==> inputs of v3 <==
## alu_top
module alu_top(CLK, OP1, OP2, OPRN, OUT, ZERO);
	input CLK;
	input [31:0] OP1;
	input [31:0] OP2;
	input [5:0] OPRN;
	output [31:0] OUT;
	output ZERO;
	reg [31:0] op1_q, op2_q;
	reg [5:0] oprn_q;
	reg [31:0] out_q;
	reg zero_q;
	wire [31:0] alu_out;
	wire alu_zero;
	ALU alu_inst(alu_out, alu_zero, op1_q, op2_q, oprn_q);
	always @(posedge CLK) begin
		op1_q <= OP1;
		op2_q <= OP2;
		oprn_q <= OPRN;
		out_q <= alu_out;
		zero_q <= alu_zero;
	end
	assign OUT = out_q;
	assign ZERO = zero_q;
endmodule
clock: 35.2 ns
lec_check: 0
abc_area: 1
cap_margin: 0
core_margin: 2
core_utilization: 17
cts_cluster_size: 89
gpl_timing_driven: 0
min_routing_layer: met2
slew_margin: 10
tns_end_percent: 20
run.sh (not shown) runs the stock make flow with config.mk's settings and CLKGATE_MAP_FILE=.
==> v7 (differences from v3) <==
ABC_AREA = unset   (was 1)
CAP_MARGIN = 20   (was 0)
CORE_MARGIN = 7   (was 2)
CORE_UTILIZATION = 40   (was 17)
CTS_CLUSTER_SIZE = unset   (was 89)
GPL_TIMING_DRIVEN = unset   (was 0)
MIN_ROUTING_LAYER = unset   (was met2)
SLEW_MARGIN = 20   (was 10)
TNS_END_PERCENT = unset   (was 20)
==> flow/constraint.sdc (replaced) <==
create_clock -name core_clock -period 24.7 [get_ports {CLK}]
set_input_delay 4.9400 -clock core_clock [delete_from_list [all_inputs] [get_ports {CLK}]]
set_output_delay 4.9400 -clock core_clock [all_outputs]
set_load 0.01 [all_outputs]
==> v15 (differences from v3) <==
CAP_MARGIN = 20   (was 0)
CORE_UTILIZATION = 64   (was 17)
CTS_CLUSTER_SIZE = 100   (was 89)
GPL_TIMING_DRIVEN = unset   (was 0)
MIN_ROUTING_LAYER = unset   (was met2)
PLACE_DENSITY = 0.36   (was unset)
SLEW_MARGIN = 20   (was 10)
TNS_END_PERCENT = unset   (was 20)
==> flow/constraint.sdc (replaced) <==
create_clock -name core_clock -period 22.8 [get_ports {CLK}]
set_input_delay 4.5600 -clock core_clock [delete_from_list [all_inputs] [get_ports {CLK}]]
set_output_delay 4.5600 -clock core_clock [all_outputs]
set_load 0.01 [all_outputs]
==> comparison table <==
quantity                                                                  v7                       v3                         v15
Run status                                        complete, but fails checks  complete, no violations  complete, but fails checks
Reasons for failing layout checks                       negative setup slack                        -        negative setup slack
Placeable Area                                                    0.0577 mm²                0.140 mm²                  0.0367 mm²
Met1 routing resource usage after global routing                       0.397                        0                       0.573
Combinational gate area                                           0.0209 mm²               0.0199 mm²                  0.0209 mm²
Worst Path Arrival                                                  28950 ps                 34530 ps                    28690 ps
Final setup slack of the worst path                                 -3950 ps                   995 ps                    -5590 ps
Non-clock buffer contribution to total cell area                      0.0809                   0.0705                      0.0825
Post-route cell area                                              0.0270 mm²               0.0277 mm²                  0.0272 mm²
Post-route clock period utilization                                     1.16                    0.972                        1.25
Maximum clock rate                                                  34.9 MHz                 29.2 MHz                    35.2 MHz
Multiplexer area fraction after synthesis                             0.0828                        0                           0
Final net count                                                         3312                     3967                        3933
RSZ-0062 raised after global routing                                     yes                       no                         yes
Synth Area in Compound Gates                                           0.120                   0.0912                      0.0912
Buffers inserted by post-CTS timing repair                                 3                        0                           2
Unique masters post-synth                                                 78                       39                          39
Cell count listed in synth_stat.txt                                     2588                     3196                        3196
RD Place Congestion                                                     1.01                    0.948                        1.01
Summed negative setup slack over all endpoints                     -15700 ps                     0 ps                   -29940 ps
Tool Warnings                                                             34                       31                          36
Met2 global-route usage                                                0.423                    0.411                       0.721

---

==> run a: inputs <==
Starting RTL as in the previous note.
make LEC_CHECK=0 CAP_MARGIN=20 CORE_MARGIN=2 CORE_UTILIZATION=65 SETUP_SLACK_MARGIN=-2.0 SLEW_MARGIN=20 finish   # period 28.2 ns
==> run b (differences from run a) <==
Settings changed: CORE_UTILIZATION 65 to 70, CTS_CLUSTER_SIZE set to 31, PLACE_DENSITY_LB_ADDON set to 0.26, SETUP_SLACK_MARGIN -2.0 to unset, TNS_END_PERCENT set to 5.
==> flow/constraint.sdc (replaced) <==
create_clock -name core_clock -period 27.7 [get_ports {CLK}]
set_input_delay 5.5400 -clock core_clock [delete_from_list [all_inputs] [get_ports {CLK}]]
set_output_delay 5.5400 -clock core_clock [all_outputs]
set_load 0.01 [all_outputs]
==> comparison <==
Run b did not get past global routing. Run a produced a layout that fails on setup timing. In area after synthesis, run a and run b do not differ. Between run a and run b, the lower die size is in run b (gap about 7.5%, measured against run b). In synthesized cell count, run a and run b do not differ.

---

==> run K: inputs <==
alu_top again, from the RTL that the note above started with.
clock: 26.5 ns
lec_check: 0
cap_margin: 30
cell_pad_in_sites_global_placement: 1
core_margin: 6
core_utilization: 40
gpl_routability_driven: 1
gpl_timing_driven: 0
hold_slack_margin: 0.29
min_routing_layer: met2
setup_slack_margin: 3.43
slew_margin: 20
==> inputs of run P, as changes to run K <==
CAP_MARGIN = 20   (was 30)
CELL_PAD_IN_SITES_GLOBAL_PLACEMENT = default   (was 1)
CORE_MARGIN = 2   (was 6)
CORE_UTILIZATION = 65   (was 40)
GPL_ROUTABILITY_DRIVEN = default   (was 1)
GPL_TIMING_DRIVEN = default   (was 0)
HOLD_SLACK_MARGIN = default   (was 0.29)
MIN_ROUTING_LAYER = default   (was met2)
SETUP_SLACK_MARGIN = -2.0   (was 3.43)
==> flow/constraint.sdc (replaced) <==
create_clock -name core_clock -period 28.0 [get_ports {CLK}]
set_input_delay 5.6000 -clock core_clock [delete_from_list [all_inputs] [get_ports {CLK}]]
set_output_delay 5.6000 -clock core_clock [all_outputs]
set_load 0.01 [all_outputs]
==> impl_metrics.env <==
# implementation run metrics
export IMPL_status="stopped before the end"
export IMPL_stop_stage="global routing"
export IMPL_error_message="[ERROR GRT-0232] Routing congestion too high. Check the congestion heatmap in the GUI."
export IMPL_initial_core_util=0.410
export IMPL_gp_congestion=1.15
export IMPL_dieWidth_um=253
export IMPL_hpwl_mm=95.5
export IMPL_fp_coreArea_mm2=0.0569
export IMPL_post_dp_cell_area_mm2=0.0256
export IMPL_use_met2=0.627
export IMPL_dp_cells=3452
Source of the figures above: run K

==> impl_metrics.env <==
# implementation run metrics
export IMPL_cts_root_buffer="clkbuf_16"
export IMPL_port_buffers=101
export IMPL_initial_core_util=0.657
export IMPL_hpwl_mm=71.3
export IMPL_gp_congestion=1.13
export IMPL_post_dp_cell_area_mm2=0.0249
export IMPL_use_met2=0.792
export IMPL_stop_stage="global routing"
export IMPL_status="stopped before the end"
export IMPL_dieWidth_um=193
export IMPL_compound_area_frac=0.120
export IMPL_dp_cells=3054
export IMPL_error_message="[ERROR GRT-0232] Routing congestion too high. Check the congestion heatmap in the GUI."
Source of the figures above: run P


---

==> branch cedar <==
Starting RTL as in the previous note.
// alu_top
module alu_top(CLK, OP1, OP2, OPRN, OUT, ZERO);
	input CLK;
	input [31:0] OP1;
	input [31:0] OP2;
	input [5:0] OPRN;
	output [31:0] OUT;
	output ZERO;
	reg [31:0] op1_q, op2_q;
	reg [5:0] oprn_q;
	reg [31:0] out_q;
	reg zero_q;
	wire [31:0] alu_out;
	wire alu_zero;
	ALU alu_inst(alu_out, alu_zero, op1_q, op2_q, oprn_q);
	always @(posedge CLK) begin
		op1_q <= OP1;
		op2_q <= OP2;
		oprn_q <= OPRN;
		out_q <= alu_out;
		zero_q <= alu_zero;
	end
	assign OUT = out_q;
	assign ZERO = zero_q;
endmodule
Settings: LEC_CHECK=0, CAP_MARGIN=20, CORE_MARGIN=2, CORE_UTILIZATION=61, MAX_ROUTING_LAYER=met4, SETUP_SLACK_MARGIN=1.47, SLEW_MARGIN=20; clock period 10.1 ns.
==> branch garnet: changes against branch cedar <==
Settings changed: CORE_ASPECT_RATIO set to 0.5, CORE_UTILIZATION 61 to 70, CTS_CLUSTER_DIAMETER set to 240, CTS_CLUSTER_SIZE set to 36, MAX_ROUTING_LAYER met4 to not set, SETUP_SLACK_MARGIN 1.47 to not set.
==> flow/constraint.sdc (replaced) <==
create_clock -name core_clock -period 27.8 [get_ports {CLK}]
set_input_delay 5.5600 -clock core_clock [delete_from_list [all_inputs] [get_ports {CLK}]]
set_output_delay 5.5600 -clock core_clock [all_outputs]
set_load 0.01 [all_outputs]
==> comparison table <==
| metric | branch cedar | branch garnet |
|---|---|---|
| Die Height | 200 um | 133 um |
| Core ar. | 37700 um^2 | 32900 um^2 |
| Cell total in the yosys stat output | 2588 | 2588 |
| Pre-CTS setup slack | -19260 ps | -2550 ps |
| Cell area after placement | 27100 um^2 | 24900 um^2 |
| Die Span X | 200 um | 262 um |
| Post-placement cell count | 3272 | 3021 |
| Effective utilization at floorplan | 61.9% | 70.8% |
| Standard-cell row count | 71 | 47 |
| Area fraction in mux cells | 8.28% | 8.28% |
| Setup fix buffers added after clock tree synthesis | 12 | 5 |
| Post-DP HPWL | 78.0 mm | 72.8 mm |
| Run status | failed layout checks | stopped before the end |
| Last stage reached | - | 5_1_grt |
| Layout check failures | setup timing | - |
| Total Die Area | 39800 um^2 | 34900 um^2 |
| Buffers on Ports | 101 | 101 |
| Ys async rst share | 0% | 0% |
| Number of cells upsized or downsized after cts | 182 | 322 |
| Clk sinks | 101 | 101 |
| Top-level I/O count | 104 | 104 |
| Final RePlAce weighted congestion | 1.25 | 1.09 |

---

==> inputs of job 4352 <==
Starting RTL as in the previous note.
==> flow/config.mk <==
export PLATFORM = sky130hd
export DESIGN_NAME = alu_top
export DESIGN_NICKNAME = alu_top
export VERILOG_FILES = /design/flow/design.v
export SDC_FILE = /design/flow/constraint.sdc
export NUM_CORES = 4
export LEC_CHECK = 0
export ABC_AREA = 0
export CAP_MARGIN = 0
export CELL_PAD_IN_SITES_DETAIL_PLACEMENT = 0
export CELL_PAD_IN_SITES_GLOBAL_PLACEMENT = 3
export CORE_MARGIN = 7
export CORE_UTILIZATION = 20
export CTS_CLUSTER_SIZE = 89
export GPL_ROUTABILITY_DRIVEN = 0
export GPL_TIMING_DRIVEN = 0
export MAX_ROUTING_LAYER = met4
export MIN_ROUTING_LAYER = met1
export SETUP_SLACK_MARGIN = 1.92
export SLEW_MARGIN = 10
export TNS_END_PERCENT = 100
==> flow/constraint.sdc <==
create_clock -name core_clock -period 46.0 [get_ports {CLK}]
set_input_delay 9.2000 -clock core_clock [delete_from_list [all_inputs] [get_ports {CLK}]]
set_output_delay 9.2000 -clock core_clock [all_outputs]
set_load 0.01 [all_outputs]
==> job 3087 (differences from job 4352) <==
- ABC_AREA: 0 -> 1
- CAP_MARGIN: 0 -> 20
- CELL_PAD_IN_SITES_DETAIL_PLACEMENT: 0 -> unset
- CELL_PAD_IN_SITES_GLOBAL_PLACEMENT: 3 -> unset
- CORE_MARGIN: 7 -> 2
- CORE_UTILIZATION: 20 -> 64
- CTS_CLUSTER_SIZE: 89 -> unset
- GPL_ROUTABILITY_DRIVEN: 0 -> unset
- GPL_TIMING_DRIVEN: 0 -> unset
- MAX_ROUTING_LAYER: met4 -> unset
- MIN_ROUTING_LAYER: met1 -> unset
- SETUP_SLACK_MARGIN: 1.92 -> unset
- SLEW_MARGIN: 10 -> 20
- TNS_END_PERCENT: 100 -> unset
==> flow/constraint.sdc (replaced) <==
create_clock -name core_clock -period 36.5 [get_ports {CLK}]
set_input_delay 7.3000 -clock core_clock [delete_from_list [all_inputs] [get_ports {CLK}]]
set_output_delay 7.3000 -clock core_clock [all_outputs]
set_load 0.01 [all_outputs]
==> job 2792 (differences from job 4352) <==
- ABC_AREA: 0 -> unset
- CAP_MARGIN: 0 -> 20
- CELL_PAD_IN_SITES_DETAIL_PLACEMENT: 0 -> unset
- CELL_PAD_IN_SITES_GLOBAL_PLACEMENT: 3 -> unset
- CORE_MARGIN: 7 -> 2
- CORE_UTILIZATION: 20 -> 40
- CTS_CLUSTER_SIZE: 89 -> unset
- GPL_ROUTABILITY_DRIVEN: 0 -> unset
- GPL_TIMING_DRIVEN: 0 -> unset
- MAX_ROUTING_LAYER: met4 -> unset
- MIN_ROUTING_LAYER: met1 -> unset
- SETUP_SLACK_MARGIN: 1.92 -> unset
- SLEW_MARGIN: 10 -> 20
- TNS_END_PERCENT: 100 -> unset
==> flow/constraint.sdc (replaced) <==
create_clock -name core_clock -period 29.0 [get_ports {CLK}]
set_input_delay 5.8000 -clock core_clock [delete_from_list [all_inputs] [get_ports {CLK}]]
set_output_delay 5.8000 -clock core_clock [all_outputs]
set_load 0.01 [all_outputs]
==> comparison <==
Final cell count, lowest first: job 2792, job 3087, job 4352. Against job 2792, the synthesized cell count of job 3087 is larger by 23%. Against job 2792, the hold slack of job 4352 is better by 0.029 ns. Die area: job 4352 > job 2792 > job 3087. Count of clock-buffer cells in the layout is the same in job 2792 and job 4352. Cell area: job 3087 is smaller than job 4352 (about 4.6%). Against job 4352, the global-route usage of job 2792 is higher by 11 points. Of job 2792 and job 3087, job 3087 has the higher worst setup slack (gap 5.6 ns). Non-clock buffer count: job 4352 is higher than job 2792 (93). Of job 2792 and job 3087, job 3087 has the higher critical path depth (gap 5).
==> figures <==
| item | job 2792 | job 4352 | job 3087 |
|---|---|---|---|
| Outcome | finished clean | finished clean | finished clean |
| Wirelength, routed | 89,700 µm | 120,000 µm | 75,900 µm |
| Arrival time of the worst setup path | 28.87 ns | 33.55 ns | 30.77 ns |
| Unrepaired setup endpoints after global routing | true | false | false |
| Placer congestion estimate | 1.01 | - | 1.02 |
| Final Non-Filler Cells | 3,378 | 4,232 | 3,633 |
| Largest stage delay, worst path | 0.61 ns | 0.84 ns | 0.70 ns |
| Multi-input gate count | 2,109 | 2,109 | 2,617 |
| Critical path launch point | op1_q[1] | op1_q[0] | op2_q[0] |
| Top cell area share | 39.9% | 39.9% | 38.9% |
| Syn_area_per_cell | 9.01 µm² | 9.01 µm² | 7.49 µm² |
| Combinational fraction of the cell area | 78.1% | 74.6% | 78.8% |
| Worst-Margin Slew | 1.11 ns | 1.20 ns | 1.10 ns |
| R2R depth | 79 | 81 | 84 |
| DR WL met2 | 38,800 µm | 54,900 µm | 33,400 µm |
| Most used cell, CP | sky130_fd_sc_hd__fa_2 | sky130_fd_sc_hd__fa_1 | sky130_fd_sc_hd__fa_1 |
| Die ar. | 60,200 µm² | 126,000 µm² | 39,000 µm² |
| Grt met1 use | 44.3% | 24.6% | 53.3% |
| Vias in the first global route | 20,700 | 22,300 | 21,700 |
